## flow/config.mk

```make
export PLATFORM = sky130hd
export DESIGN_NAME = pic_buffer_v2
export DESIGN_NICKNAME = pic_buffer_v2
export VERILOG_FILES = /design/flow/design.v
export SDC_FILE = /design/flow/constraint.sdc
export NUM_CORES = 4
export LEC_CHECK = 0
export CAP_MARGIN = 20
export CORE_MARGIN = 2
export CORE_UTILIZATION = 66
export CTS_CLUSTER_DIAMETER = 228
export PLACE_DENSITY = 0.6
export SLEW_MARGIN = 20
export SYNTH_MEMORY_MAX_BITS = 16384
```

## flow/constraint.sdc

```tcl
create_clock -name core_clock -period 3.75 [get_ports {clk}]
set_input_delay 0.7500 -clock core_clock [delete_from_list [all_inputs] [get_ports {clk}]]
set_output_delay 0.7500 -clock core_clock [all_outputs]
set_load 0.01 [all_outputs]
```

## flow/design.v

```verilog
`timescale 1ns/1ps
module pic_buffer_v2 #(
    parameter DSIZE = 8,
    parameter IMAGE_WIDTH = 256,
    parameter IMAGE_LENGTH= 256,
    parameter BUFFER_SIZE = IMAGE_WIDTH*2+3
) (
	input               clk, 
    input               rst_n,
    input               frame_start,
    input               shift,
	input  [DSIZE-1:0]  sr_in,
    output rng_flag,
    output              sr_pixel_valid,
    output [DSIZE-1:0]  sr_pixel_0, sr_pixel_1, sr_pixel_2,
    output [DSIZE-1:0]  sr_pixel_3, sr_pixel_4, sr_pixel_5,
    output [DSIZE-1:0]  sr_pixel_6, sr_pixel_7, sr_pixel_8 
);
localparam IMAGE_SIZE           = IMAGE_WIDTH*IMAGE_LENGTH;
localparam ISIZE                = $clog2(IMAGE_SIZE+1);
localparam STARTING_OFFSET      = IMAGE_WIDTH+1;
localparam BUFFER_TOP_OFFSET    = IMAGE_WIDTH+2-1;
localparam BUFFER_BOT_OFFSET    = IMAGE_SIZE-IMAGE_WIDTH-1;
localparam WSIZE                = $clog2(IMAGE_WIDTH+1);
localparam CSIZE                = $clog2(STARTING_OFFSET);
localparam TOP_LIMIT = 2*IMAGE_WIDTH-1;
localparam BOT_LIMIT = IMAGE_SIZE-IMAGE_WIDTH-1;
reg [DSIZE-1:0] sr [BUFFER_SIZE-1:0];
reg 			sr_valid;
reg [ISIZE-1:0] image_counter;
reg [WSIZE-1:0] column_counter;
reg [CSIZE-1:0] offset_counter;
wire bottom_shift;
wire init_tag,t_tag,rm_tag,b_tag,r_tag,cm_tag,l_tag;
reg activate_rng;
assign rng_flag = activate_rng;
always @(posedge clk, negedge rst_n) begin
    if (!rst_n) begin
        activate_rng    <= 1'b0;
    end else begin
        if (offset_counter == IMAGE_WIDTH || offset_counter == IMAGE_WIDTH + 1) begin
            activate_rng <= 1'b1;
        end else if (!shift) begin
            activate_rng <= 1'b0;
        end
    end
end
always @(posedge clk, negedge rst_n) begin
    if (!rst_n) begin
        image_counter   <=  'd0;
        column_counter  <=  'd0;
        offset_counter <='d0;
        sr_valid        <= 1'b0;
    end else if (frame_start) begin
        image_counter       <=  'd0;
        offset_counter      <=  'd0;
        column_counter      <=  'd0;
        sr_valid            <= 1'b0;
    end else if ((shift) && (offset_counter <  STARTING_OFFSET)) begin
        sr_valid            <= 1'b0;
        image_counter       <=  'd0;
        column_counter      <=  'd0;
        if (offset_counter == STARTING_OFFSET-1) begin
            offset_counter  <= STARTING_OFFSET;
        end else begin
            offset_counter  <= offset_counter + 'd1;
        end
    end else if (((shift || bottom_shift) && init_tag) && (image_counter != IMAGE_SIZE)) begin
        sr_valid <= 1'b1;
        image_counter <= image_counter + 1;
        if ( column_counter == IMAGE_WIDTH) begin
            column_counter <= 'd1;
        end else begin
            column_counter <= column_counter+ 1;
        end
    end else if ((image_counter == IMAGE_SIZE)) begin
        sr_valid <= 1'b0;
        image_counter <=  'd0;
    end
end
integer n;
always @ (posedge clk)begin
    for (n = BUFFER_SIZE-1; n>0; n = n-1) begin
        sr[n] <= sr[n-1];
    end
    if (shift == 1'b1) begin
        sr[0] <= sr_in;
    end else begin
        sr[0] <= 'd0;
    end
end
assign sr_pixel_valid = sr_valid;
assign bottom_shift = sr_valid && image_counter >= IMAGE_SIZE - IMAGE_WIDTH - 1 && image_counter  <= IMAGE_SIZE;
assign init_tag = offset_counter == STARTING_OFFSET;
assign l_tag    = sr_valid && column_counter == 'd1;
assign r_tag    = sr_valid && column_counter == IMAGE_WIDTH;
assign t_tag    = sr_valid && image_counter  <= 0+IMAGE_WIDTH;
assign b_tag    = sr_valid && image_counter  >= IMAGE_SIZE - IMAGE_WIDTH + 1 && image_counter  <= IMAGE_SIZE;
assign cm_tag   = sr_valid && !(r_tag || l_tag);
assign rm_tag   = sr_valid && !(t_tag || b_tag);
assign sr_pixel_0 = 
(t_tag)?(   
        (r_tag)?    (sr[IMAGE_WIDTH * 1 + 2]):
        (cm_tag)?   (sr[IMAGE_WIDTH * 1 + 2]):
                    (sr[IMAGE_WIDTH * 1 + 1]) 
):(
(rm_tag)?(
        (r_tag)?    (sr[IMAGE_WIDTH * 2 + 2]):
        (cm_tag)?   (sr[IMAGE_WIDTH * 2 + 2]):
                    (sr[IMAGE_WIDTH * 2 + 1]) 
):(
(b_tag)?(
        (r_tag)?    (sr[IMAGE_WIDTH * 2 + 2]):
        (cm_tag)?   (sr[IMAGE_WIDTH * 2 + 2]):
                    (sr[IMAGE_WIDTH * 2 + 1]) 
):('d0)
));
assign sr_pixel_1 = 
(t_tag)?(   
        (r_tag)?    (sr[IMAGE_WIDTH * 1 + 1]):
        (cm_tag)?   (sr[IMAGE_WIDTH * 1 + 1]):
                    (sr[IMAGE_WIDTH * 1 + 1]) 
):(
(rm_tag)?(
        (r_tag)?    (sr[IMAGE_WIDTH * 2 + 1]):
        (cm_tag)?   (sr[IMAGE_WIDTH * 2 + 1]):
                    (sr[IMAGE_WIDTH * 2 + 1]) 
):(
(b_tag)?(
        (r_tag)?    (sr[IMAGE_WIDTH * 2 + 1]):
        (cm_tag)?   (sr[IMAGE_WIDTH * 2 + 1]):
                    (sr[IMAGE_WIDTH * 2 + 1]) 
):('d0)
));
assign sr_pixel_2 = 
(t_tag)?(   
        (r_tag)?    (sr[IMAGE_WIDTH * 1 + 1]):
        (cm_tag)?   (sr[IMAGE_WIDTH * 1 + 0]):
                    (sr[IMAGE_WIDTH * 1 + 0]) 
):(
(rm_tag)?(
        (r_tag)?    (sr[IMAGE_WIDTH * 2 + 1]):
        (cm_tag)?   (sr[IMAGE_WIDTH * 2 + 0]):
                    (sr[IMAGE_WIDTH * 2 + 0]) 
):(
(b_tag)?(
        (r_tag)?    (sr[IMAGE_WIDTH * 2 + 1]):
        (cm_tag)?   (sr[IMAGE_WIDTH * 2 + 0]):
                    (sr[IMAGE_WIDTH * 2 + 0]) 
):('d0)
));
assign sr_pixel_3 = 
(t_tag)?(   
        (r_tag)?    (sr[IMAGE_WIDTH * 1 + 2]):
        (cm_tag)?   (sr[IMAGE_WIDTH * 1 + 2]):
                    (sr[IMAGE_WIDTH * 1 + 1]) 
):(
(rm_tag)?(
        (r_tag)?    (sr[IMAGE_WIDTH * 1 + 2]):
        (cm_tag)?   (sr[IMAGE_WIDTH * 1 + 2]):
                    (sr[IMAGE_WIDTH * 1 + 1]) 
):(
(b_tag)?(
        (r_tag)?    (sr[IMAGE_WIDTH * 1 + 2]):
        (cm_tag)?   (sr[IMAGE_WIDTH * 1 + 2]):
                    (sr[IMAGE_WIDTH * 1 + 1]) 
):('d0)
));
assign sr_pixel_4 = sr[IMAGE_WIDTH * 1 + 1]; 
assign sr_pixel_5 = 
(t_tag)?(   
        (r_tag)?    (sr[IMAGE_WIDTH * 1 + 1]):
        (cm_tag)?   (sr[IMAGE_WIDTH * 1 + 0]):
                    (sr[IMAGE_WIDTH * 1 + 0]) 
):(
(rm_tag)?(
        (r_tag)?    (sr[IMAGE_WIDTH * 1 + 1]):
        (cm_tag)?   (sr[IMAGE_WIDTH * 1 + 0]):
                    (sr[IMAGE_WIDTH * 1 + 0]) 
):(
(b_tag)?(
        (r_tag)?    (sr[IMAGE_WIDTH * 1 + 1]):
        (cm_tag)?   (sr[IMAGE_WIDTH * 1 + 0]):
                    (sr[IMAGE_WIDTH * 1 + 0]) 
):('d0)
));
assign sr_pixel_6 = 
(t_tag)?(   
        (r_tag)?    (sr[IMAGE_WIDTH * 0 + 2]):
        (cm_tag)?   (sr[IMAGE_WIDTH * 0 + 2]):
                    (sr[IMAGE_WIDTH * 0 + 1]) 
):(
(rm_tag)?(
        (r_tag)?    (sr[IMAGE_WIDTH * 0 + 2]):
        (cm_tag)?   (sr[IMAGE_WIDTH * 0 + 2]):
                    (sr[IMAGE_WIDTH * 0 + 1]) 
):(
(b_tag)?(
        (r_tag)?    (sr[IMAGE_WIDTH * 1 + 2]):
        (cm_tag)?   (sr[IMAGE_WIDTH * 1 + 2]):
                    (sr[IMAGE_WIDTH * 1 + 1]) 
):('d0)
));
assign sr_pixel_7 = 
(t_tag)?(   
        (r_tag)?    (sr[IMAGE_WIDTH * 0 + 1]):
        (cm_tag)?   (sr[IMAGE_WIDTH * 0 + 1]):
                    (sr[IMAGE_WIDTH * 0 + 1]) 
):(
(rm_tag)?(
        (r_tag)?    (sr[IMAGE_WIDTH * 0 + 1]):
        (cm_tag)?   (sr[IMAGE_WIDTH * 0 + 1]):
                    (sr[IMAGE_WIDTH * 0 + 1]) 
):(
(b_tag)?(
        (r_tag)?    (sr[IMAGE_WIDTH * 1 + 1]):
        (cm_tag)?   (sr[IMAGE_WIDTH * 1 + 1]):
                    (sr[IMAGE_WIDTH * 1 + 1]) 
):('d0)
));
assign sr_pixel_8 = 
(t_tag)?(   
        (r_tag)?    (sr[IMAGE_WIDTH * 0 + 1]):
        (cm_tag)?   (sr[IMAGE_WIDTH * 0 + 0]):
                    (sr[IMAGE_WIDTH * 0 + 0]) 
):(
(rm_tag)?(
        (r_tag)?    (sr[IMAGE_WIDTH * 0 + 1]):
        (cm_tag)?   (sr[IMAGE_WIDTH * 0 + 0]):
                    (sr[IMAGE_WIDTH * 0 + 0]) 
):(
(b_tag)?(
        (r_tag)?    (sr[IMAGE_WIDTH * 1 + 1]):
        (cm_tag)?   (sr[IMAGE_WIDTH * 1 + 0]):
                    (sr[IMAGE_WIDTH * 1 + 0]) 
):('d0)
 ));
endmodule
```

## flow/run.sh

```bash
#!/bin/bash
# the make line also repeats each setting of config.mk as NAME=value (left out here)
make -C /OpenROAD-flow-scripts/flow DESIGN_CONFIG=/design/flow/config.mk WORK_HOME=/design/flow/orfs CLKGATE_MAP_FILE= finish
```

==> impl_metrics.xml, run 1 <==
<?xml version="1.0" encoding="UTF-8"?>
<metrics>
  <group name="status">
    <metric name="outcome" unit="">finished with violations</metric>
    <metric name="checkFailReasons" unit="">setup timing</metric>
  </group>
  <group name="synthesis">
    <metric name="seq_area_frac_synth" unit="%">96.7</metric>
    <metric name="syn-instance-count" unit="">4599</metric>
    <metric name="adder_share" unit="%">0.131</metric>
    <metric name="number_of_warnings_issued_by_yosys" unit="">2</metric>
    <metric name="mean_post_synth_cell_area" unit="um2">18.7</metric>
    <metric name="synth.largest_area_cell" unit="">sky130_fd_sc_hd__dfxtp_1</metric>
    <metric name="syn-cell-area" unit="um2">86200</metric>
    <metric name="post_synth_num_cell_types" unit="">50</metric>
    <metric name="dominant_kind_of_combinational_cell" unit="">simple AND/OR/NAND/NOR gates</metric>
    <metric name="async_reset_ff_share" unit="%">0.890</metric>
    <metric name="count_of_library_flops_with_an_enable_pin" unit="">0</metric>
    <metric name="synth.cells.most_frequent" unit="">4,120 x sky130_fd_sc_hd__dfxtp_1, 59 x sky130_fd_sc_hd__nand2_1, 56 x sky130_fd_sc_hd__nor2_1</metric>
    <metric name="synth-seq-cells" unit="">4157</metric>
    <metric name="ys_top_cells_by_area" unit="">sky130_fd_sc_hd__dfxtp_1 96%, sky130_fd_sc_hd__dfrtp_1 1.1%, sky130_fd_sc_hd__mux2i_1 0.38%, sky130_fd_sc_hd__mux2_2 0.31%, sky130_fd_sc_hd__nand2_1 0.26%</metric>
    <metric name="fp_nets" unit="">4620</metric>
    <metric name="synth.yosys.chip_area" unit="um2">86200</metric>
    <metric name="synth_dominant_cell_count" unit="">sky130_fd_sc_hd__dfxtp_1</metric>
    <metric name="dominantRegCellSynth" unit="">sky130_fd_sc_hd__dfxtp_1</metric>
    <metric name="ys_sh_mux" unit="%">0.697</metric>
    <metric name="cell_total_in_the_yosys_stat_output" unit="">4599</metric>
    <metric name="post_synth_ao_oa_area_fraction" unit="%">0.623</metric>
    <metric name="synth_simple_gate_area_share" unit="%">1.39</metric>
    <metric name="synth_largest_type_area_fraction" unit="%">95.7</metric>
    <metric name="ys_sh_xor" unit="%">0.163</metric>
  </group>
  <group name="timing">
    <metric name="slew_violations" unit="">0</metric>
    <metric name="layout_min_cycle_time" unit="ns">3.87</metric>
    <metric name="achievable-frequency" unit="MHz">258</metric>
    <metric name="setup_slack" unit="ns">-0.125</metric>
    <metric name="slew_headroom" unit="%">40.8</metric>
    <metric name="finClkSkew" unit="ns">0.0456</metric>
    <metric name="min_period_over_period" unit="%">103</metric>
    <metric name="worst_slew_pin_slew" unit="ns">0.888</metric>
    <metric name="setup_repair_after_global_routing_missed_its_margin" unit="">yes</metric>
    <metric name="setup-violations-final" unit="">36</metric>
    <metric name="timing.final.hold_violations" unit="">0</metric>
  </group>
  <group name="final_layout">
    <metric name="fin_cells" unit="">7065</metric>
    <metric name="multiInputGateArea" unit="um2">3070</metric>
    <metric name="design.final.nets" unit="">5087</metric>
    <metric name="area_growth_syn_to_layout" unit="%">18.1</metric>
    <metric name="filler_cell_count" unit="">6869</metric>
    <metric name="fin_util" unit="%">78.5</metric>
    <metric name="ff_latch_area" unit="um2">83400</metric>
    <metric name="fin_area" unit="um2">102000</metric>
  </group>
  <group name="pwr">
    <metric name="power.share.clock" unit="%">44.9</metric>
    <metric name="share_seq_of_total_power" unit="%">55.0</metric>
    <metric name="total_switching_power" unit="mW">14.9</metric>
    <metric name="post-layout-total-power" unit="mW">80.8</metric>
    <metric name="comb_power_share" unit="%">0.1</metric>
    <metric name="powerSeq" unit="mW">44.4</metric>
    <metric name="p_leak" unit="nW">41.2</metric>
    <metric name="total_power_divided_by_cell_area" unit="nW/um2">794</metric>
    <metric name="internal_power" unit="mW">65.9</metric>
    <metric name="clockNetworkPower" unit="mW">36.3</metric>
    <metric name="comb_power" unit="mW">0.0701</metric>
    <metric name="sw_frac_of_total" unit="%">18.5</metric>
    <metric name="peakVddDrop" unit="mV">0.579</metric>
    <metric name="largestPowerGroup" unit="">registers</metric>
  </group>
  <group name="global_route">
    <metric name="globalRoute.totalOverflow" unit="">0</metric>
    <metric name="grtUsageTotal" unit="%">15.6</metric>
    <metric name="grt_max_degree" unit="">38</metric>
    <metric name="grt_pass1_wl" unit="um">167000</metric>
    <metric name="antenna_found_initial" unit="">1</metric>
    <metric name="first_global_vias" unit="">31800</metric>
  </group>
  <group name="hold_path">
    <metric name="whs_path_depth" unit="">0</metric>
    <metric name="min_delay_worst_endpoint" unit="">sr[33][6]</metric>
    <metric name="hp-class" unit="">flip-flop to flip-flop</metric>
    <metric name="hold_path_startpoint" unit="">sr[32][6]</metric>
  </group>
  <group name="setup_path">
    <metric name="critical_path_cell_count" unit="">10</metric>
    <metric name="data_arrival_time_of_the_critical_path" unit="ns">3.12</metric>
    <metric name="endpoint_kind" unit="">primary output</metric>
    <metric name="cp.buffers_inverters" unit="">4</metric>
    <metric name="worstPathCellList" unit="">or4_4 -&gt; nor3_4 -&gt; buf_6 -&gt; a31oi_4 -&gt; buf_12 -&gt; buf_16 -&gt; mux2i_4 -&gt; nand2b_4 -&gt; o31ai_4 -&gt; buf_2</metric>
    <metric name="worst-setup-path-type" unit="">flip-flop to primary output</metric>
    <metric name="cp-endpoint" unit="">sr_pixel_6[5]</metric>
    <metric name="path_delay_family" unit="">simple AND/OR/NAND/NOR gates</metric>
    <metric name="reg2reg_to" unit="">column_counter[5]</metric>
    <metric name="r2r_setup_slack" unit="ns">1.10</metric>
    <metric name="rr_startpoint" unit="">image_counter[1]</metric>
    <metric name="worst_reg2reg_path_length_in_cells" unit="">7</metric>
    <metric name="crit_fanout" unit="">5</metric>
    <metric name="crit_path_start" unit="">column_counter[4]</metric>
    <metric name="worst_path_max_delay_cell" unit="">sky130_fd_sc_hd__or4_4</metric>
    <metric name="cp_slowest_stage_delay" unit="ns">0.54</metric>
    <metric name="setup.worst_path.start_class" unit="">flip-flop</metric>
    <metric name="worst-endpoint-required" unit="ns">3.00</metric>
  </group>
  <group name="die">
    <metric name="num_rows" unit="">132</metric>
    <metric name="ios" unit="">86</metric>
    <metric name="die-area" unit="um2">134000</metric>
    <metric name="dieHeight" unit="um">365</metric>
    <metric name="initial_utilization" unit="%">66.5</metric>
    <metric name="fp.coreArea" unit="um2">130000</metric>
    <metric name="die_w" unit="um">365</metric>
  </group>
  <group name="place">
    <metric name="dp.cells" unit="">6412</metric>
    <metric name="detailed_placement_wirelength_estimate" unit="um">41800</metric>
    <metric name="io_buffer_count" unit="">85</metric>
    <metric name="finalWeightedCongestion" unit="">0.715</metric>
    <metric name="placement.cell_area" unit="um2">89200</metric>
  </group>
  <group name="flow_run">
    <metric name="warnings" unit="">37</metric>
    <metric name="max_cap_violations" unit="">0</metric>
  </group>
  <group name="clock_tree">
    <metric name="cts_clock_pin_slew_for_the_worst_setup_and_hold_paths" unit="ns">0.06</metric>
    <metric name="number_of_clock_buffers_inserted_by_tritoncts" unit="">359</metric>
    <metric name="clkLatencyLatePin" unit="ns">0.89</metric>
    <metric name="clock_path_buffers" unit="">4</metric>
    <metric name="cts_htree_levels" unit="">5</metric>
    <metric name="clock_sink_count" unit="">4157</metric>
    <metric name="cts-root-buf" unit="">sky130_fd_sc_hd__clkbuf_16</metric>
    <metric name="cts_tree" unit="">built</metric>
  </group>
  <group name="route">
    <metric name="drtPass1Iterations" unit="">4</metric>
    <metric name="drc_errors" unit="">0</metric>
    <metric name="vias" unit="">30200</metric>
    <metric name="finalWirelength" unit="um">101000</metric>
    <metric name="dr.first_iter.drc_count" unit="">1351</metric>
    <metric name="route.detailed.vias_per_inst" unit="">4.27</metric>
    <metric name="route.detailed.wl_per_inst" unit="um">14.3</metric>
    <metric name="num_antenna_cells" unit="">0</metric>
    <metric name="final_antenna_net_count" unit="">0</metric>
  </group>
</metrics>
==> routing by layer <==
| metal | track usage (%) | part of all wire [%] |
|---|---|---|
| met5 | 0 | 0 |
| met4 | 7.54 | 3.6 |
| met3 | 3.76 | 4.2 |
| met2 | 21.6 | 40 |
| met1 | 23.3 | 52 |
==> through the flow <==
step                worst slack (ns)  hold WS, ns  TNS (ns)
floorplan                      0.891        0.310         0
global placement               0.169        0.310         0
detailed placement             0.150        0.312         0
CTS                           -0.238        0.293     -7.72
global route                  -0.266        0.292     -8.89
finish                        -0.125        0.289     -2.01
==> cell type report <==
type                       instances  area share (%)
multi-input combinational        392            3.01
sequential                      4157            81.9
clock inverter                   115            1.35
timing repair buffer             135            1.18
clock buffer                     503            10.3
tap                             1742            2.14
inverter                          21          0.0774
==> repair_timing <==
item	4_1_cts	5_1_grt
gates cloned	6	2
pin swaps	21	16
hold endpoints to repair	37	0
buffers inserted	21	9
endpoints found under the setup margin	64	64
gates resized	326	79
hold buffers	1	0
==> inputs of run 2 (changes only) <==
Settings changed: CORE_UTILIZATION 66 to 70, CTS_CLUSTER_DIAMETER 228 to not set, CTS_CLUSTER_SIZE set to 35.
Clock period 3.75 ns to 3.47 ns, I/O delays scaled along.
==> run 2 against run 1 <==
Net effect:
- the flow now stops in global routing (5_1_grt)
- synthesized cell count unchanged
- die area decreased by 5.7%
- area after synthesis stayed put
==> impl_metrics.xml, run 2 <==
<?xml version="1.0" encoding="UTF-8"?>
<metrics>
  <group name="status">
    <metric name="outcome" unit="">aborted with a tool error</metric>
    <metric name="failed_stage" unit="">global routing (5_1_grt)</metric>
    <metric name="toolErrorMsg" unit="">[ERROR DPL-0033] detailed placement checks failed during check placement.</metric>
  </group>
  <group name="synthesis">
    <metric name="ys_sh_xor" unit="%">0.163</metric>
    <metric name="post_synth_ao_oa_area_fraction" unit="%">0.623</metric>
    <metric name="synth-seq-cells" unit="">4157</metric>
    <metric name="synth.cells.most_frequent" unit="">4,120 x sky130_fd_sc_hd__dfxtp_1, 59 x sky130_fd_sc_hd__nand2_1, 56 x sky130_fd_sc_hd__nor2_1</metric>
    <metric name="synth_simple_gate_area_share" unit="%">1.39</metric>
    <metric name="syn-instance-count" unit="">4599</metric>
    <metric name="adder_share" unit="%">0.131</metric>
    <metric name="syn-cell-area" unit="um2">86200</metric>
    <metric name="synth.largest_area_cell" unit="">sky130_fd_sc_hd__dfxtp_1</metric>
    <metric name="post_synth_num_cell_types" unit="">50</metric>
    <metric name="ys_sh_mux" unit="%">0.697</metric>
    <metric name="dominant_kind_of_combinational_cell" unit="">simple AND/OR/NAND/NOR gates</metric>
    <metric name="synth_dominant_cell_count" unit="">sky130_fd_sc_hd__dfxtp_1</metric>
    <metric name="ys_top_cells_by_area" unit="">sky130_fd_sc_hd__dfxtp_1 96%, sky130_fd_sc_hd__dfrtp_1 1.1%, sky130_fd_sc_hd__mux2i_1 0.38%, sky130_fd_sc_hd__mux2_2 0.31%, sky130_fd_sc_hd__nand2_1 0.26%</metric>
    <metric name="async_reset_ff_share" unit="%">0.890</metric>
    <metric name="dominantRegCellSynth" unit="">sky130_fd_sc_hd__dfxtp_1</metric>
    <metric name="number_of_warnings_issued_by_yosys" unit="">2</metric>
    <metric name="seq_area_frac_synth" unit="%">96.7</metric>
    <metric name="count_of_library_flops_with_an_enable_pin" unit="">0</metric>
    <metric name="fp_nets" unit="">4620</metric>
    <metric name="synth_largest_type_area_fraction" unit="%">95.7</metric>
    <metric name="mean_post_synth_cell_area" unit="um2">18.7</metric>
    <metric name="synth.yosys.chip_area" unit="um2">86200</metric>
    <metric name="cell_total_in_the_yosys_stat_output" unit="">4599</metric>
  </group>
  <group name="die">
    <metric name="die-area" unit="um2">126000</metric>
    <metric name="initial_utilization" unit="%">70.6</metric>
    <metric name="die_w" unit="um">355</metric>
    <metric name="dieHeight" unit="um">355</metric>
    <metric name="fp.coreArea" unit="um2">122000</metric>
    <metric name="num_rows" unit="">128</metric>
    <metric name="ios" unit="">86</metric>
  </group>
  <group name="clock_tree">
    <metric name="number_of_clock_buffers_inserted_by_tritoncts" unit="">355</metric>
    <metric name="cts_htree_levels" unit="">5</metric>
    <metric name="cts-root-buf" unit="">sky130_fd_sc_hd__clkbuf_16</metric>
    <metric name="clock_path_buffers" unit="">4</metric>
    <metric name="clock_sink_count" unit="">4157</metric>
  </group>
  <group name="place">
    <metric name="placement.cell_area" unit="um2">89300</metric>
    <metric name="io_buffer_count" unit="">85</metric>
    <metric name="detailed_placement_wirelength_estimate" unit="um">43900</metric>
    <metric name="place_ws" unit="ns">-0.00315</metric>
    <metric name="finalWeightedCongestion" unit="">0.726</metric>
  </group>
</metrics>
==> run 2: timing repair <==
item,CTS
setup buffers,33
gates resized,377
endpoints found under the setup margin,64
hold buffers,0
endpoints found under the hold margin,0
pin swaps,13
gates cloned,3
==> run 2: stage by stage <==
step           setup TNS [ns]  hold slack, ns  instances  power (mW)  utilization [%]
4_1_cts                -26.88           0.196       6969        88.6             83.2
3_5_place_dp         -0.00315           0.312       6315        49.2             73.1
2_1_floorplan               0           0.310       4599        49.1                -
3_3_place_gp                0           0.310       6315        49.2             73.1
==> inputs of run 3 (changes only) <==
Settings changed: ABC_AREA set to 1, CORE_UTILIZATION 70 to 72, CTS_CLUSTER_DIAMETER set to 199, CTS_CLUSTER_SIZE 35 to 10, HOLD_SLACK_MARGIN set to 0.29, PLACE_DENSITY 0.6 to not set, PLACE_DENSITY_LB_ADDON set to 0.14, SETUP_SLACK_MARGIN set to 0.22.
Clock period 3.47 ns to 3.25 ns, I/O delays scaled along.
==> run 3 against run 2 <==
Net effect:
- the run fails in clock tree synthesis (4_1_cts)
- die area down 2.5%
- area after synthesis up 0.27%
- synthesized cell count up 4.3%
==> impl_metrics.xml, run 3 <==
<?xml version="1.0" encoding="UTF-8"?>
<metrics>
  <group name="synthesis">
    <metric name="synth_dominant_cell_count" unit="">sky130_fd_sc_hd__dfxtp_1</metric>
    <metric name="count_of_library_flops_with_an_enable_pin" unit="">0</metric>
    <metric name="synth.yosys.chip_area" unit="um2">86400</metric>
    <metric name="ys_top_cells_by_area" unit="">sky130_fd_sc_hd__dfxtp_1 95%, sky130_fd_sc_hd__dfrtp_1 1.1%, sky130_fd_sc_hd__nand2_1 1.0%, sky130_fd_sc_hd__nor2_1 0.38%, sky130_fd_sc_hd__nand3_1 0.30%</metric>
    <metric name="post_synth_ao_oa_area_fraction" unit="%">0.508</metric>
    <metric name="number_of_warnings_issued_by_yosys" unit="">2</metric>
    <metric name="dominantRegCellSynth" unit="">sky130_fd_sc_hd__dfxtp_1</metric>
    <metric name="async_reset_ff_share" unit="%">0.890</metric>
    <metric name="fp_nets" unit="">4819</metric>
    <metric name="synth.cells.most_frequent" unit="">4,120 x sky130_fd_sc_hd__dfxtp_1, 240 x sky130_fd_sc_hd__nand2_1, 87 x sky130_fd_sc_hd__nor2_1</metric>
    <metric name="cell_total_in_the_yosys_stat_output" unit="">4798</metric>
    <metric name="syn-instance-count" unit="">4798</metric>
    <metric name="synth_largest_type_area_fraction" unit="%">95.4</metric>
    <metric name="synth-seq-cells" unit="">4157</metric>
    <metric name="synth_simple_gate_area_share" unit="%">2.22</metric>
    <metric name="syn-cell-area" unit="um2">86400</metric>
    <metric name="adder_share" unit="%">0.130</metric>
    <metric name="ys_sh_xor" unit="%">0.122</metric>
    <metric name="ys_sh_mux" unit="%">0</metric>
    <metric name="synth.largest_area_cell" unit="">sky130_fd_sc_hd__dfxtp_1</metric>
    <metric name="dominant_kind_of_combinational_cell" unit="">simple AND/OR/NAND/NOR gates</metric>
    <metric name="mean_post_synth_cell_area" unit="um2">18.0</metric>
    <metric name="post_synth_num_cell_types" unit="">34</metric>
    <metric name="seq_area_frac_synth" unit="%">96.5</metric>
  </group>
  <group name="place">
    <metric name="placement.cell_area" unit="um2">89400</metric>
    <metric name="finalWeightedCongestion" unit="">0.757</metric>
    <metric name="place_ws" unit="ns">0.153</metric>
    <metric name="detailed_placement_wirelength_estimate" unit="um">63300</metric>
    <metric name="dp.cells" unit="">6494</metric>
    <metric name="io_buffer_count" unit="">85</metric>
  </group>
  <group name="die">
    <metric name="initial_utilization" unit="%">72.3</metric>
    <metric name="num_rows" unit="">127</metric>
    <metric name="dieHeight" unit="um">350</metric>
    <metric name="ios" unit="">86</metric>
    <metric name="die_w" unit="um">350</metric>
    <metric name="die-area" unit="um2">123000</metric>
    <metric name="fp.coreArea" unit="um2">119000</metric>
  </group>
  <group name="status">
    <metric name="toolErrorMsg" unit="">[ERROR DPL-0033] detailed placement checks failed during check placement.</metric>
    <metric name="failed_stage" unit="">clock tree synthesis (4_1_cts)</metric>
    <metric name="outcome" unit="">aborted with a tool error</metric>
  </group>
</metrics>
## run 3: metrics by stage
step	utilization, %	power [mW]	hold WS [ns]
3_3_place_gp	74.8	52.5	0.310
2_1_floorplan	-	52.4	0.310
3_5_place_dp	74.8	52.5	0.312
==> inputs of run 4 (changes only) <==
Settings changed: ABC_AREA 1 to not set, CORE_UTILIZATION 72 to 50, CTS_CLUSTER_DIAMETER 199 to not set, CTS_CLUSTER_SIZE 10 to not set, GPL_TIMING_DRIVEN set to 0, HOLD_SLACK_MARGIN 0.29 to not set, PLACE_DENSITY_LB_ADDON 0.14 to 0.22, SETUP_SLACK_MARGIN 0.22 to not set, TNS_END_PERCENT set to 80.
Clock period 3.25 ns to 4.6 ns, I/O delays scaled along.
==> run 4 against run 3 <==
Net effect:
- the run now finishes clean
- die area is 43% higher
- area after synthesis is 0.26% lower
- synthesized cell count is 4.1% lower
==> impl_metrics.xml, run 4 <==
<?xml version="1.0" encoding="UTF-8"?>
<metrics>
  <group name="setup_path">
    <metric name="r2r_setup_slack" unit="ns">2.06</metric>
    <metric name="cp-endpoint" unit="">sr_pixel_2[4]</metric>
    <metric name="path_delay_family" unit="">simple AND/OR/NAND/NOR gates</metric>
    <metric name="cp.buffers_inverters" unit="">2</metric>
    <metric name="worst_path_max_delay_cell" unit="">sky130_fd_sc_hd__clkdlybuf4s50_1</metric>
    <metric name="worst_reg2reg_path_length_in_cells" unit="">7</metric>
    <metric name="worstPathCellList" unit="">or4_4 -&gt; nor3_4 -&gt; and3_4 -&gt; buf_12 -&gt; nand2_8 -&gt; mux2i_2 -&gt; o21ai_0 -&gt; clkdlybuf4s50_1</metric>
    <metric name="endpoint_kind" unit="">primary output</metric>
    <metric name="rr_startpoint" unit="">offset_counter[2]</metric>
    <metric name="worst-setup-path-type" unit="">flip-flop to primary output</metric>
    <metric name="crit_path_start" unit="">column_counter[4]</metric>
    <metric name="reg2reg_to" unit="">image_counter[7]</metric>
    <metric name="critical_path_cell_count" unit="">8</metric>
    <metric name="crit_fanout" unit="">8</metric>
    <metric name="cp_slowest_stage_delay" unit="ns">0.57</metric>
    <metric name="setup.worst_path.start_class" unit="">flip-flop</metric>
    <metric name="worst-endpoint-required" unit="ns">3.68</metric>
    <metric name="data_arrival_time_of_the_critical_path" unit="ns">3.56</metric>
  </group>
  <group name="pwr">
    <metric name="post-layout-total-power" unit="mW">67.0</metric>
    <metric name="clockNetworkPower" unit="mW">30.7</metric>
    <metric name="total_power_divided_by_cell_area" unit="nW/um2">650</metric>
    <metric name="internal_power" unit="mW">54.7</metric>
    <metric name="comb_power" unit="mW">0.0594</metric>
    <metric name="total_switching_power" unit="mW">12.3</metric>
    <metric name="peakVddDrop" unit="mV">0.415</metric>
    <metric name="comb_power_share" unit="%">0.1</metric>
    <metric name="powerSeq" unit="mW">36.2</metric>
    <metric name="power.share.clock" unit="%">45.8</metric>
    <metric name="share_seq_of_total_power" unit="%">54.1</metric>
    <metric name="largestPowerGroup" unit="">registers</metric>
    <metric name="p_leak" unit="nW">41.5</metric>
    <metric name="sw_frac_of_total" unit="%">18.4</metric>
  </group>
  <group name="synthesis">
    <metric name="count_of_library_flops_with_an_enable_pin" unit="">0</metric>
    <metric name="synth-seq-cells" unit="">4157</metric>
    <metric name="mean_post_synth_cell_area" unit="um2">18.7</metric>
    <metric name="fp_nets" unit="">4620</metric>
    <metric name="dominant_kind_of_combinational_cell" unit="">simple AND/OR/NAND/NOR gates</metric>
    <metric name="synth_simple_gate_area_share" unit="%">1.39</metric>
    <metric name="adder_share" unit="%">0.131</metric>
    <metric name="syn-cell-area" unit="um2">86200</metric>
    <metric name="dominantRegCellSynth" unit="">sky130_fd_sc_hd__dfxtp_1</metric>
    <metric name="ys_sh_mux" unit="%">0.697</metric>
    <metric name="synth_largest_type_area_fraction" unit="%">95.7</metric>
    <metric name="ys_sh_xor" unit="%">0.163</metric>
    <metric name="cell_total_in_the_yosys_stat_output" unit="">4599</metric>
    <metric name="post_synth_num_cell_types" unit="">50</metric>
    <metric name="async_reset_ff_share" unit="%">0.890</metric>
    <metric name="ys_top_cells_by_area" unit="">sky130_fd_sc_hd__dfxtp_1 96%, sky130_fd_sc_hd__dfrtp_1 1.1%, sky130_fd_sc_hd__mux2i_1 0.38%, sky130_fd_sc_hd__mux2_2 0.31%, sky130_fd_sc_hd__nand2_1 0.26%</metric>
    <metric name="post_synth_ao_oa_area_fraction" unit="%">0.623</metric>
    <metric name="synth_dominant_cell_count" unit="">sky130_fd_sc_hd__dfxtp_1</metric>
    <metric name="seq_area_frac_synth" unit="%">96.7</metric>
    <metric name="synth.largest_area_cell" unit="">sky130_fd_sc_hd__dfxtp_1</metric>
    <metric name="syn-instance-count" unit="">4599</metric>
    <metric name="synth.cells.most_frequent" unit="">4,120 x sky130_fd_sc_hd__dfxtp_1, 59 x sky130_fd_sc_hd__nand2_1, 56 x sky130_fd_sc_hd__nor2_1</metric>
    <metric name="synth.yosys.chip_area" unit="um2">86200</metric>
    <metric name="number_of_warnings_issued_by_yosys" unit="">2</metric>
  </group>
  <group name="timing">
    <metric name="achievable-frequency" unit="MHz">223</metric>
    <metric name="slew_violations" unit="">0</metric>
    <metric name="min_period_over_period" unit="%">97.3</metric>
    <metric name="slew_headroom" unit="%">30.6</metric>
    <metric name="timing.final.hold_violations" unit="">0</metric>
    <metric name="layout_min_cycle_time" unit="ns">4.48</metric>
    <metric name="worst_slew_pin_slew" unit="ns">1.04</metric>
    <metric name="setup-violations-final" unit="">0</metric>
    <metric name="setup_total_negative_slack" unit="ns">0</metric>
    <metric name="setup_repair_after_global_routing_missed_its_margin" unit="">yes</metric>
    <metric name="finClkSkew" unit="ns">0.0475</metric>
  </group>
  <group name="die">
    <metric name="ios" unit="">86</metric>
    <metric name="die-area" unit="um2">176000</metric>
    <metric name="die_w" unit="um">419</metric>
    <metric name="initial_utilization" unit="%">50.3</metric>
    <metric name="dieHeight" unit="um">419</metric>
    <metric name="num_rows" unit="">152</metric>
    <metric name="fp.coreArea" unit="um2">172000</metric>
  </group>
  <group name="hold_path">
    <metric name="whs_path_depth" unit="">0</metric>
    <metric name="min_delay_worst_endpoint" unit="">sr[242][4]</metric>
    <metric name="hold_path_startpoint" unit="">sr[241][4]</metric>
    <metric name="hp-class" unit="">flip-flop to flip-flop</metric>
  </group>
  <group name="route">
    <metric name="route.detailed.wl_per_inst" unit="um">13.0</metric>
    <metric name="finalWirelength" unit="um">99700</metric>
    <metric name="drtPass1Iterations" unit="">5</metric>
    <metric name="vias" unit="">30400</metric>
    <metric name="drc_errors" unit="">0</metric>
    <metric name="m1WireLength" unit="um">50000</metric>
    <metric name="route.detailed.vias_per_inst" unit="">3.97</metric>
    <metric name="routed-wl-met3" unit="um">4460</metric>
    <metric name="highest_metal_layer_used_by_the_detailed_router" unit="">met4</metric>
    <metric name="met2_length" unit="um">40300</metric>
    <metric name="dr.first_iter.drc_count" unit="">1214</metric>
    <metric name="final_antenna_net_count" unit="">0</metric>
  </group>
  <group name="final_layout">
    <metric name="design.final.nets" unit="">5098</metric>
    <metric name="fin_area" unit="um2">103000</metric>
    <metric name="filler_cell_count" unit="">12500</metric>
    <metric name="area_growth_syn_to_layout" unit="%">19.5</metric>
  </group>
  <group name="global_route">
    <metric name="grtUsageTotal" unit="%">11.6</metric>
    <metric name="first_global_vias" unit="">31300</metric>
    <metric name="globalRoute.totalOverflow" unit="">0</metric>
    <metric name="grt_max_degree" unit="">31</metric>
    <metric name="grt_pass1_wl" unit="um">163000</metric>
    <metric name="antenna_found_initial" unit="">0</metric>
  </group>
  <group name="clock_tree">
    <metric name="cts_clock_pin_slew_for_the_worst_setup_and_hold_paths" unit="ns">0.06</metric>
    <metric name="cts-root-buf" unit="">sky130_fd_sc_hd__clkbuf_16</metric>
    <metric name="cts_tree" unit="">built</metric>
    <metric name="cts_htree_levels" unit="">5</metric>
    <metric name="clkLatencyLatePin" unit="ns">0.90</metric>
    <metric name="clock_path_buffers" unit="">4</metric>
    <metric name="number_of_clock_buffers_inserted_by_tritoncts" unit="">376</metric>
    <metric name="clock_sink_count" unit="">4157</metric>
  </group>
  <group name="flow_run">
    <metric name="max_cap_violations" unit="">0</metric>
    <metric name="warnings" unit="">35</metric>
  </group>
  <group name="status">
    <metric name="outcome" unit="">complete, no violations</metric>
  </group>
  <group name="place">
    <metric name="finalWeightedCongestion" unit="">0.792</metric>
    <metric name="placement.cell_area" unit="um2">90000</metric>
    <metric name="io_buffer_count" unit="">84</metric>
    <metric name="detailed_placement_wirelength_estimate" unit="um">49600</metric>
  </group>
</metrics>
==> run 4: routing by layer <==
| metal | track usage, % | vias up |
|---|---|---|
| li1 | - | 15400 |
| met1 | 16.1 | 14200 |
| met2 | 16.1 | 507 |
| met3 | 3.34 | 289 |
| met4 | 7.28 | 0 |
| met5 | 0 | - |
==> run 4: area by class of cell <==
type	count	area [um2]	area share [%]
clock inverter	137	1680	1.63
timing repair buffer	101	1010	0.985
multi-input combinational	392	2850	2.76
inverter	21	80.1	0.0777
antenna	2	5.00	0.00486
clock buffer	522	10900	10.5
tap	2310	2890	2.80
buffer	28	278	0.270
sequential	4157	83400	80.9
==> run 4: timing repair <==
| item | 4_1_cts | 5_1_grt |
|---|---|---|
| setup endpoints to repair | 64 | 32 |
| setup buffers | 12 | 1 |
| pin swaps | 3 | 5 |
| gates resized | 103 | 19 |
| endpoints found under the hold margin | 7 | 0 |
| hold buffers | 1 | 0 |
==> run 4: per-stage QoR <==
| stage | hold WS [ns] | std cells | util (%) | setup WS, ns |
|---|---|---|---|---|
| floorplan | 0.310 | 4599 | - | 1.57 |
| global placement | 0.310 | 6993 | 52.4 | -0.926 |
| detailed placement | 0.312 | 6996 | 52.5 | -0.301 |
| CTS | 0.258 | 7668 | 60.0 | -0.0244 |
| global route | 0.279 | 7668 | 60.1 | -0.0209 |
| finish | 0.280 | 7670 | 60.1 | 0.125 |
==> inputs of run 5 (changes only) <==
Settings changed: CORE_ASPECT_RATIO set to 0.5, CORE_UTILIZATION 50 to 70, CTS_CLUSTER_DIAMETER set to 228, GPL_TIMING_DRIVEN 0 to not set, PLACE_DENSITY set to 0.6, PLACE_DENSITY_LB_ADDON 0.22 to not set, SETUP_SLACK_MARGIN set to 0.72, TNS_END_PERCENT 80 to not set.
Clock period 4.6 ns to 2.52 ns, I/O delays scaled along.
==> run 5 against run 4 <==
Net effect:
- the flow now stops in detailed placement (3_5_place_dp)
- area after synthesis unchanged
- synthesized cell count unchanged
- die area is 28% lower
==> impl_metrics.xml, run 5 <==
<?xml version="1.0" encoding="UTF-8"?>
<metrics>
  <group name="synthesis">
    <metric name="async_reset_ff_share" unit="%">0.890</metric>
    <metric name="synth_dominant_cell_count" unit="">sky130_fd_sc_hd__dfxtp_1</metric>
    <metric name="syn-instance-count" unit="">4599</metric>
    <metric name="number_of_warnings_issued_by_yosys" unit="">2</metric>
    <metric name="fp_nets" unit="">4620</metric>
    <metric name="mean_post_synth_cell_area" unit="um2">18.7</metric>
    <metric name="adder_share" unit="%">0.131</metric>
    <metric name="cell_total_in_the_yosys_stat_output" unit="">4599</metric>
    <metric name="dominantRegCellSynth" unit="">sky130_fd_sc_hd__dfxtp_1</metric>
    <metric name="synth_largest_type_area_fraction" unit="%">95.7</metric>
    <metric name="post_synth_ao_oa_area_fraction" unit="%">0.623</metric>
    <metric name="ys_sh_xor" unit="%">0.163</metric>
    <metric name="synth.yosys.chip_area" unit="um2">86200</metric>
    <metric name="dominant_kind_of_combinational_cell" unit="">simple AND/OR/NAND/NOR gates</metric>
    <metric name="ys_sh_mux" unit="%">0.697</metric>
    <metric name="count_of_library_flops_with_an_enable_pin" unit="">0</metric>
    <metric name="post_synth_num_cell_types" unit="">50</metric>
    <metric name="synth-seq-cells" unit="">4157</metric>
    <metric name="synth.cells.most_frequent" unit="">4,120 x sky130_fd_sc_hd__dfxtp_1, 59 x sky130_fd_sc_hd__nand2_1, 56 x sky130_fd_sc_hd__nor2_1</metric>
    <metric name="syn-cell-area" unit="um2">86200</metric>
    <metric name="seq_area_frac_synth" unit="%">96.7</metric>
    <metric name="synth_simple_gate_area_share" unit="%">1.39</metric>
    <metric name="synth.largest_area_cell" unit="">sky130_fd_sc_hd__dfxtp_1</metric>
    <metric name="ys_top_cells_by_area" unit="">sky130_fd_sc_hd__dfxtp_1 96%, sky130_fd_sc_hd__dfrtp_1 1.1%, sky130_fd_sc_hd__mux2i_1 0.38%, sky130_fd_sc_hd__mux2_2 0.31%, sky130_fd_sc_hd__nand2_1 0.26%</metric>
  </group>
  <group name="die">
    <metric name="die-area" unit="um2">126000</metric>
    <metric name="initial_utilization" unit="%">71.0</metric>
    <metric name="fp.coreArea" unit="um2">121000</metric>
    <metric name="ios" unit="">86</metric>
    <metric name="die_w" unit="um">500</metric>
    <metric name="num_rows" unit="">90</metric>
    <metric name="dieHeight" unit="um">252</metric>
  </group>
  <group name="place">
    <metric name="finalWeightedCongestion" unit="">0.854</metric>
    <metric name="io_buffer_count" unit="">85</metric>
  </group>
  <group name="status">
    <metric name="toolErrorMsg" unit="">[ERROR DPL-0033] detailed placement checks failed during check placement.</metric>
    <metric name="outcome" unit="">aborted with a tool error</metric>
    <metric name="failed_stage" unit="">detailed placement (3_5_place_dp)</metric>
  </group>
</metrics>
run 5: stage by stage:
stage	hold WS (ns)	TNS, ns	std cells	cell area (um2)
2_1_floorplan	0.208	-0.232	4599	86900
3_3_place_gp	0.309	-45.26	6370	90400
==> inputs of run 6 (changes only) <==
Settings changed: ABC_AREA set to 1, CORE_UTILIZATION 70 to 72, CTS_CLUSTER_DIAMETER 228 to 383, CTS_CLUSTER_SIZE set to 96, HOLD_SLACK_MARGIN set to 0.27, PLACE_DENSITY 0.6 to 0.42, SETUP_SLACK_MARGIN 0.72 to -0.04.
Clock period 2.52 ns to 2.48 ns, I/O delays scaled along.
==> run 6 against run 5 <==
Net effect:
- the flow again stops in detailed placement (3_5_place_dp)
- die area is 2.5% lower
- area after synthesis is 0.27% higher
- synthesized cell count is 4.3% higher
==> impl_metrics.xml, run 6 <==
<?xml version="1.0" encoding="UTF-8"?>
<metrics>
  <group name="synthesis">
    <metric name="post_synth_ao_oa_area_fraction" unit="%">0.508</metric>
    <metric name="post_synth_num_cell_types" unit="">34</metric>
    <metric name="synth.largest_area_cell" unit="">sky130_fd_sc_hd__dfxtp_1</metric>
    <metric name="synth.yosys.chip_area" unit="um2">86400</metric>
    <metric name="synth_simple_gate_area_share" unit="%">2.22</metric>
    <metric name="adder_share" unit="%">0.130</metric>
    <metric name="async_reset_ff_share" unit="%">0.890</metric>
    <metric name="count_of_library_flops_with_an_enable_pin" unit="">0</metric>
    <metric name="synth_dominant_cell_count" unit="">sky130_fd_sc_hd__dfxtp_1</metric>
    <metric name="ys_sh_mux" unit="%">0</metric>
    <metric name="ys_sh_xor" unit="%">0.122</metric>
    <metric name="synth_largest_type_area_fraction" unit="%">95.4</metric>
    <metric name="number_of_warnings_issued_by_yosys" unit="">2</metric>
    <metric name="dominant_kind_of_combinational_cell" unit="">simple AND/OR/NAND/NOR gates</metric>
    <metric name="dominantRegCellSynth" unit="">sky130_fd_sc_hd__dfxtp_1</metric>
    <metric name="seq_area_frac_synth" unit="%">96.5</metric>
    <metric name="mean_post_synth_cell_area" unit="um2">18.0</metric>
    <metric name="ys_top_cells_by_area" unit="">sky130_fd_sc_hd__dfxtp_1 95%, sky130_fd_sc_hd__dfrtp_1 1.1%, sky130_fd_sc_hd__nand2_1 1.0%, sky130_fd_sc_hd__nor2_1 0.38%, sky130_fd_sc_hd__nand3_1 0.30%</metric>
    <metric name="syn-instance-count" unit="">4798</metric>
    <metric name="cell_total_in_the_yosys_stat_output" unit="">4798</metric>
    <metric name="syn-cell-area" unit="um2">86400</metric>
    <metric name="fp_nets" unit="">4819</metric>
    <metric name="synth-seq-cells" unit="">4157</metric>
    <metric name="synth.cells.most_frequent" unit="">4,120 x sky130_fd_sc_hd__dfxtp_1, 240 x sky130_fd_sc_hd__nand2_1, 87 x sky130_fd_sc_hd__nor2_1</metric>
  </group>
  <group name="die">
    <metric name="fp.coreArea" unit="um2">118000</metric>
    <metric name="initial_utilization" unit="%">73.0</metric>
    <metric name="num_rows" unit="">89</metric>
    <metric name="ios" unit="">86</metric>
    <metric name="die-area" unit="um2">123000</metric>
    <metric name="dieHeight" unit="um">249</metric>
    <metric name="die_w" unit="um">494</metric>
  </group>
  <group name="status">
    <metric name="outcome" unit="">aborted with a tool error</metric>
    <metric name="failed_stage" unit="">detailed placement (3_5_place_dp)</metric>
    <metric name="toolErrorMsg" unit="">[ERROR DPL-0033] detailed placement checks failed during check placement.</metric>
  </group>
  <group name="place">
    <metric name="io_buffer_count" unit="">85</metric>
    <metric name="finalWeightedCongestion" unit="">0.775</metric>
  </group>
</metrics>
[run 6: metrics by stage]
step | worst slack, ns | power (mW) | cell area, um2 | hold slack [ns]
floorplan | 0.291 | 68.7 | 86400 | 0.200
global placement | -0.374 | 68.9 | 89900 | 0.309
==> inputs of run 7 (changes only) <==
Settings changed: CORE_ASPECT_RATIO 0.5 to not set, CTS_CLUSTER_DIAMETER 383 to 199, CTS_CLUSTER_SIZE 96 to 10, HOLD_SLACK_MARGIN 0.27 to not set, PLACE_DENSITY 0.42 to not set, PLACE_DENSITY_LB_ADDON set to 0.14, SETUP_SLACK_MARGIN -0.04 to -0.12, TNS_END_PERCENT set to 5.
Clock period 2.48 ns to 2.93 ns, I/O delays scaled along.
==> run 7 against run 6 <==
Net effect:
- the flow stops in clock tree synthesis (4_1_cts)
- area after synthesis unchanged
- synthesized cell count is the same
- die area down 0.14%
==> impl_metrics.xml, run 7 <==
<?xml version="1.0" encoding="UTF-8"?>
<metrics>
  <group name="synthesis">
    <metric name="post_synth_ao_oa_area_fraction" unit="%">0.508</metric>
    <metric name="synth_simple_gate_area_share" unit="%">2.22</metric>
    <metric name="adder_share" unit="%">0.130</metric>
    <metric name="synth-seq-cells" unit="">4157</metric>
    <metric name="synth_largest_type_area_fraction" unit="%">95.4</metric>
    <metric name="cell_total_in_the_yosys_stat_output" unit="">4798</metric>
    <metric name="post_synth_num_cell_types" unit="">34</metric>
    <metric name="count_of_library_flops_with_an_enable_pin" unit="">0</metric>
    <metric name="synth.yosys.chip_area" unit="um2">86400</metric>
    <metric name="mean_post_synth_cell_area" unit="um2">18.0</metric>
    <metric name="dominant_kind_of_combinational_cell" unit="">simple AND/OR/NAND/NOR gates</metric>
    <metric name="synth.cells.most_frequent" unit="">4,120 x sky130_fd_sc_hd__dfxtp_1, 240 x sky130_fd_sc_hd__nand2_1, 87 x sky130_fd_sc_hd__nor2_1</metric>
    <metric name="synth.largest_area_cell" unit="">sky130_fd_sc_hd__dfxtp_1</metric>
    <metric name="syn-instance-count" unit="">4798</metric>
    <metric name="ys_top_cells_by_area" unit="">sky130_fd_sc_hd__dfxtp_1 95%, sky130_fd_sc_hd__dfrtp_1 1.1%, sky130_fd_sc_hd__nand2_1 1.0%, sky130_fd_sc_hd__nor2_1 0.38%, sky130_fd_sc_hd__nand3_1 0.30%</metric>
    <metric name="dominantRegCellSynth" unit="">sky130_fd_sc_hd__dfxtp_1</metric>
    <metric name="seq_area_frac_synth" unit="%">96.5</metric>
    <metric name="ys_sh_xor" unit="%">0.122</metric>
    <metric name="syn-cell-area" unit="um2">86400</metric>
    <metric name="fp_nets" unit="">4819</metric>
    <metric name="ys_sh_mux" unit="%">0</metric>
    <metric name="number_of_warnings_issued_by_yosys" unit="">2</metric>
    <metric name="async_reset_ff_share" unit="%">0.890</metric>
    <metric name="synth_dominant_cell_count" unit="">sky130_fd_sc_hd__dfxtp_1</metric>
  </group>
  <group name="place">
    <metric name="io_buffer_count" unit="">85</metric>
    <metric name="place_ws" unit="ns">0.0303</metric>
    <metric name="detailed_placement_wirelength_estimate" unit="um">53700</metric>
    <metric name="finalWeightedCongestion" unit="">0.776</metric>
  </group>
  <group name="die">
    <metric name="initial_utilization" unit="%">72.3</metric>
    <metric name="fp.coreArea" unit="um2">119000</metric>
    <metric name="dieHeight" unit="um">350</metric>
    <metric name="die-area" unit="um2">123000</metric>
    <metric name="num_rows" unit="">127</metric>
    <metric name="ios" unit="">86</metric>
    <metric name="die_w" unit="um">350</metric>
  </group>
  <group name="status">
    <metric name="failed_stage" unit="">clock tree synthesis (4_1_cts)</metric>
    <metric name="toolErrorMsg" unit="">[ERROR DPL-0033] detailed placement checks failed during check placement.</metric>
    <metric name="outcome" unit="">aborted with a tool error</metric>
  </group>
</metrics>
-- run 7: through the flow --
stage | instances | total power [mW] | cell area [um2] | utilization [%] | hold WS (ns)
floorplan | 4798 | 58.2 | 86400 | - | 0.290
global placement | 6504 | 58.2 | 89400 | 74.8 | 0.310
detailed placement | 6504 | 58.2 | 89400 | 74.8 | 0.312
==> inputs of run 8 (changes only) <==
Settings changed: CORE_ASPECT_RATIO set to 0.5, CTS_CLUSTER_DIAMETER 199 to 379, CTS_CLUSTER_SIZE 10 to 97, PLACE_DENSITY set to 0.42, PLACE_DENSITY_LB_ADDON 0.14 to not set, SETUP_SLACK_MARGIN -0.12 to not set, TNS_END_PERCENT 5 to not set.
Clock period 2.93 ns to 2.48 ns, I/O delays scaled along.
==> run 8 against run 7 <==
Net effect:
- synthesized cell count unchanged
- area after synthesis unchanged
- die area grew 0.14%
- the run fails in detailed placement (3_5_place_dp)
==> impl_metrics.xml, run 8 <==
<?xml version="1.0" encoding="UTF-8"?>
<metrics>
  <group name="die">
    <metric name="initial_utilization" unit="%">73.0</metric>
    <metric name="die_w" unit="um">494</metric>
    <metric name="num_rows" unit="">89</metric>
    <metric name="dieHeight" unit="um">249</metric>
    <metric name="die-area" unit="um2">123000</metric>
    <metric name="ios" unit="">86</metric>
    <metric name="fp.coreArea" unit="um2">118000</metric>
  </group>
  <group name="synthesis">
    <metric name="seq_area_frac_synth" unit="%">96.5</metric>
    <metric name="cell_total_in_the_yosys_stat_output" unit="">4798</metric>
    <metric name="synth.yosys.chip_area" unit="um2">86400</metric>
    <metric name="post_synth_num_cell_types" unit="">34</metric>
    <metric name="ys_top_cells_by_area" unit="">sky130_fd_sc_hd__dfxtp_1 95%, sky130_fd_sc_hd__dfrtp_1 1.1%, sky130_fd_sc_hd__nand2_1 1.0%, sky130_fd_sc_hd__nor2_1 0.38%, sky130_fd_sc_hd__nand3_1 0.30%</metric>
    <metric name="syn-cell-area" unit="um2">86400</metric>
    <metric name="synth_simple_gate_area_share" unit="%">2.22</metric>
    <metric name="synth_largest_type_area_fraction" unit="%">95.4</metric>
    <metric name="count_of_library_flops_with_an_enable_pin" unit="">0</metric>
    <metric name="ys_sh_mux" unit="%">0</metric>
    <metric name="synth-seq-cells" unit="">4157</metric>
    <metric name="synth.largest_area_cell" unit="">sky130_fd_sc_hd__dfxtp_1</metric>
    <metric name="fp_nets" unit="">4819</metric>
    <metric name="dominantRegCellSynth" unit="">sky130_fd_sc_hd__dfxtp_1</metric>
    <metric name="syn-instance-count" unit="">4798</metric>
    <metric name="synth.cells.most_frequent" unit="">4,120 x sky130_fd_sc_hd__dfxtp_1, 240 x sky130_fd_sc_hd__nand2_1, 87 x sky130_fd_sc_hd__nor2_1</metric>
    <metric name="dominant_kind_of_combinational_cell" unit="">simple AND/OR/NAND/NOR gates</metric>
    <metric name="async_reset_ff_share" unit="%">0.890</metric>
    <metric name="number_of_warnings_issued_by_yosys" unit="">2</metric>
    <metric name="synth_dominant_cell_count" unit="">sky130_fd_sc_hd__dfxtp_1</metric>
    <metric name="adder_share" unit="%">0.130</metric>
    <metric name="mean_post_synth_cell_area" unit="um2">18.0</metric>
    <metric name="ys_sh_xor" unit="%">0.122</metric>
    <metric name="post_synth_ao_oa_area_fraction" unit="%">0.508</metric>
  </group>
  <group name="status">
    <metric name="outcome" unit="">aborted with a tool error</metric>
    <metric name="failed_stage" unit="">detailed placement (3_5_place_dp)</metric>
    <metric name="toolErrorMsg" unit="">[ERROR DPL-0033] detailed placement checks failed during check placement.</metric>
  </group>
  <group name="place">
    <metric name="finalWeightedCongestion" unit="">0.775</metric>
    <metric name="io_buffer_count" unit="">85</metric>
  </group>
</metrics>
[run 8: stage by stage]
step              cell area [um2]  std cells
floorplan                   86400       4798
global placement            89900       6541
==> inputs of run 9 (changes only) <==
Settings changed: ABC_AREA 1 to not set, CAP_MARGIN 20 to 10, CORE_ASPECT_RATIO 0.5 to 0.63, CORE_MARGIN 2 to 5, CORE_UTILIZATION 72 to 38, CTS_CLUSTER_DIAMETER 379 to not set, CTS_CLUSTER_SIZE 97 to not set, PLACE_DENSITY 0.42 to 0.64, SLEW_MARGIN 20 to 5.
Clock period 2.48 ns to 3.12 ns, I/O delays scaled along.
==> run 9 against run 8 <==
Net effect:
- area after synthesis down 0.26%
- the layout now fails its checks (setup timing)
- synthesized cell count decreased by 4.1%
- die area grew 92%
==> impl_metrics.xml, run 9 <==
<?xml version="1.0" encoding="UTF-8"?>
<metrics>
  <group name="setup_path">
    <metric name="setup.worst_path.start_class" unit="">flip-flop</metric>
    <metric name="critical-path-top-cell-by-count" unit="">sky130_fd_sc_hd__buf_6</metric>
    <metric name="crit_fanout" unit="">6</metric>
    <metric name="critical_path_cell_count" unit="">10</metric>
    <metric name="rr_startpoint" unit="">image_counter[6]</metric>
    <metric name="path_delay_family" unit="">simple AND/OR/NAND/NOR gates</metric>
    <metric name="worst_reg2reg_path_length_in_cells" unit="">10</metric>
    <metric name="cp-endpoint" unit="">sr_pixel_0[2]</metric>
    <metric name="cp.buffers_inverters" unit="">4</metric>
    <metric name="cp_slowest_stage_delay" unit="ns">0.55</metric>
    <metric name="worst-endpoint-required" unit="ns">2.50</metric>
    <metric name="r2r_setup_slack" unit="ns">0.38</metric>
    <metric name="crit_path_start" unit="">column_counter[7]</metric>
    <metric name="data_arrival_time_of_the_critical_path" unit="ns">3.10</metric>
    <metric name="endpoint_kind" unit="">primary output</metric>
    <metric name="worst_path_max_delay_cell" unit="">sky130_fd_sc_hd__or4_4</metric>
    <metric name="reg2reg_to" unit="">column_counter[4]</metric>
    <metric name="worst-setup-path-type" unit="">flip-flop to primary output</metric>
    <metric name="worstPathCellList" unit="">or4_4 -&gt; nor3_4 -&gt; buf_6 -&gt; a31oi_4 -&gt; buf_12 -&gt; buf_8 -&gt; mux2_4 -&gt; nand2_2 -&gt; o21ai_2 -&gt; buf_6</metric>
  </group>
  <group name="synthesis">
    <metric name="cell_total_in_the_yosys_stat_output" unit="">4599</metric>
    <metric name="synth.yosys.chip_area" unit="um2">86200</metric>
    <metric name="async_reset_ff_share" unit="%">0.890</metric>
    <metric name="dominant_kind_of_combinational_cell" unit="">simple AND/OR/NAND/NOR gates</metric>
    <metric name="ys_sh_xor" unit="%">0.163</metric>
    <metric name="synth_dominant_cell_count" unit="">sky130_fd_sc_hd__dfxtp_1</metric>
    <metric name="count_of_library_flops_with_an_enable_pin" unit="">0</metric>
    <metric name="number_of_warnings_issued_by_yosys" unit="">2</metric>
    <metric name="fp_nets" unit="">4620</metric>
    <metric name="syn-instance-count" unit="">4599</metric>
    <metric name="dominantRegCellSynth" unit="">sky130_fd_sc_hd__dfxtp_1</metric>
    <metric name="ys_sh_mux" unit="%">0.697</metric>
    <metric name="synth_largest_type_area_fraction" unit="%">95.7</metric>
    <metric name="synth-seq-cells" unit="">4157</metric>
    <metric name="synth.largest_area_cell" unit="">sky130_fd_sc_hd__dfxtp_1</metric>
    <metric name="ys_top_cells_by_area" unit="">sky130_fd_sc_hd__dfxtp_1 96%, sky130_fd_sc_hd__dfrtp_1 1.1%, sky130_fd_sc_hd__mux2i_1 0.38%, sky130_fd_sc_hd__mux2_2 0.31%, sky130_fd_sc_hd__nand2_1 0.26%</metric>
    <metric name="synth.cells.most_frequent" unit="">4,120 x sky130_fd_sc_hd__dfxtp_1, 59 x sky130_fd_sc_hd__nand2_1, 56 x sky130_fd_sc_hd__nor2_1</metric>
    <metric name="post_synth_num_cell_types" unit="">50</metric>
    <metric name="synth_simple_gate_area_share" unit="%">1.39</metric>
    <metric name="seq_area_frac_synth" unit="%">96.7</metric>
    <metric name="mean_post_synth_cell_area" unit="um2">18.7</metric>
    <metric name="syn-cell-area" unit="um2">86200</metric>
    <metric name="post_synth_ao_oa_area_fraction" unit="%">0.623</metric>
    <metric name="adder_share" unit="%">0.131</metric>
  </group>
  <group name="clock_tree">
    <metric name="cts_htree_levels" unit="">5</metric>
    <metric name="cts-root-buf" unit="">sky130_fd_sc_hd__clkbuf_16</metric>
    <metric name="number_of_clock_buffers_inserted_by_tritoncts" unit="">327</metric>
    <metric name="clock_path_buffers" unit="">4</metric>
    <metric name="cts_clock_pin_slew_for_the_worst_setup_and_hold_paths" unit="ns">0.07</metric>
    <metric name="clock_sink_count" unit="">4157</metric>
    <metric name="cts_tree" unit="">built</metric>
    <metric name="clkLatencyLatePin" unit="ns">0.81</metric>
  </group>
  <group name="final_layout">
    <metric name="area_growth_syn_to_layout" unit="%">20.0</metric>
    <metric name="design.final.nets" unit="">5122</metric>
    <metric name="fin_util" unit="%">45.9</metric>
  </group>
  <group name="pwr">
    <metric name="p_leak" unit="nW">41.3</metric>
    <metric name="total_power_divided_by_cell_area" unit="nW/um2">920</metric>
    <metric name="comb_power_share" unit="%">0.1</metric>
    <metric name="internal_power" unit="mW">77.4</metric>
    <metric name="comb_power" unit="mW">0.113</metric>
    <metric name="peakVddDrop" unit="mV">0.459</metric>
    <metric name="powerSeq" unit="mW">53.4</metric>
    <metric name="share_seq_of_total_power" unit="%">56.1</metric>
    <metric name="sw_frac_of_total" unit="%">18.7</metric>
    <metric name="total_switching_power" unit="mW">17.8</metric>
    <metric name="clockNetworkPower" unit="mW">41.7</metric>
    <metric name="largestPowerGroup" unit="">registers</metric>
    <metric name="power.share.clock" unit="%">43.8</metric>
  </group>
  <group name="timing">
    <metric name="setup-violations-final" unit="">64</metric>
    <metric name="finClkSkew" unit="ns">0.0776</metric>
    <metric name="layout_min_cycle_time" unit="ns">3.72</metric>
    <metric name="setup_slack" unit="ns">-0.599</metric>
    <metric name="slew_headroom" unit="%">57.4</metric>
    <metric name="holdWs" unit="ns">0.249</metric>
    <metric name="worst_slew_pin_slew" unit="ns">0.634</metric>
    <metric name="timing.final.hold_violations" unit="">0</metric>
    <metric name="slew_violations" unit="">0</metric>
    <metric name="min_period_over_period" unit="%">119</metric>
    <metric name="setup_repair_after_global_routing_missed_its_margin" unit="">yes</metric>
    <metric name="achievable-frequency" unit="MHz">269</metric>
  </group>
  <group name="route">
    <metric name="route.detailed.vias_per_inst" unit="">3.61</metric>
    <metric name="drc_errors" unit="">0</metric>
    <metric name="final_antenna_net_count" unit="">0</metric>
    <metric name="vias" unit="">30200</metric>
    <metric name="drtPass1Iterations" unit="">4</metric>
    <metric name="dr.first_iter.drc_count" unit="">1484</metric>
    <metric name="finalWirelength" unit="um">109000</metric>
    <metric name="route.detailed.wl_per_inst" unit="um">13.0</metric>
  </group>
  <group name="die">
    <metric name="num_rows" unit="">138</metric>
    <metric name="ios" unit="">86</metric>
    <metric name="die-area" unit="um2">237000</metric>
    <metric name="initial_utilization" unit="%">38.3</metric>
    <metric name="dieHeight" unit="um">388</metric>
    <metric name="fp.coreArea" unit="um2">225000</metric>
    <metric name="die_w" unit="um">610</metric>
  </group>
  <group name="global_route">
    <metric name="grt_pass1_wl" unit="um">171000</metric>
    <metric name="antenna_found_initial" unit="">6</metric>
    <metric name="first_global_vias" unit="">30600</metric>
    <metric name="globalRoute.totalOverflow" unit="">0</metric>
    <metric name="grtUsageTotal" unit="%">8.98</metric>
    <metric name="grt_max_degree" unit="">38</metric>
  </group>
  <group name="flow_run">
    <metric name="max_cap_violations" unit="">0</metric>
    <metric name="warnings" unit="">36</metric>
  </group>
  <group name="hold_path">
    <metric name="whs_path_depth" unit="">0</metric>
    <metric name="hp-class" unit="">flip-flop to flip-flop</metric>
    <metric name="hold_path_startpoint" unit="">sr[285][1]</metric>
    <metric name="min_delay_worst_endpoint" unit="">sr[286][1]</metric>
  </group>
  <group name="place">
    <metric name="detailed_placement_wirelength_estimate" unit="um">58300</metric>
    <metric name="finalWeightedCongestion" unit="">0.787</metric>
    <metric name="io_buffer_count" unit="">85</metric>
  </group>
  <group name="status">
    <metric name="outcome" unit="">finished with violations</metric>
    <metric name="checkFailReasons" unit="">setup timing</metric>
  </group>
</metrics>
[run 9: timing repair]
item,in CTS,in global routing
hold endpoints to repair,0,17
gates resized,275,164
setup buffers,9,21
pin swaps,6,17
hold buffers,0,1
cloned,1,8
setup endpoints to repair,64,64
[run 9: routing by layer]
layer | track usage, % | share of wire [%] | vias to the layer above
li1 | - | - | 15500
met1 | 13.7 | 54 | 14100
met2 | 12.1 | 39 | 397
met3 | 2.14 | 3.7 | 262
met4 | 3.71 | 3.2 | 0
met5 | 0 | 0 | -
[run 9: area by class of cell]
class	instances	area, um2
clock inverter	127	1690
sequential	4157	83400
tap	3010	3770
multi-input combinational	392	3160
clock buffer	455	9490
antenna	8	20.0
fill	19000	122000
inverter	21	78.8
timing repair buffer	202	1830
[run 9: through the flow]
step | setup slack, ns | setup TNS, ns | power [mW] | cells | area [um2]
after floorplan | 0.387 | 0 | 54.6 | 4599 | 86200
after global placement | -0.332 | -8.98 | 54.7 | 7745 | 91300
after detailed placement | -0.322 | -8.82 | 54.7 | 7745 | 91300
after CTS | -0.781 | -40.23 | 96.5 | 8337 | 103000
after global routing | -0.742 | -39.35 | 98.8 | 8365 | 103000
final | -0.599 | -30.02 | 95.2 | 8372 | 103000
Power is estimated from default activity; no workload was simulated.
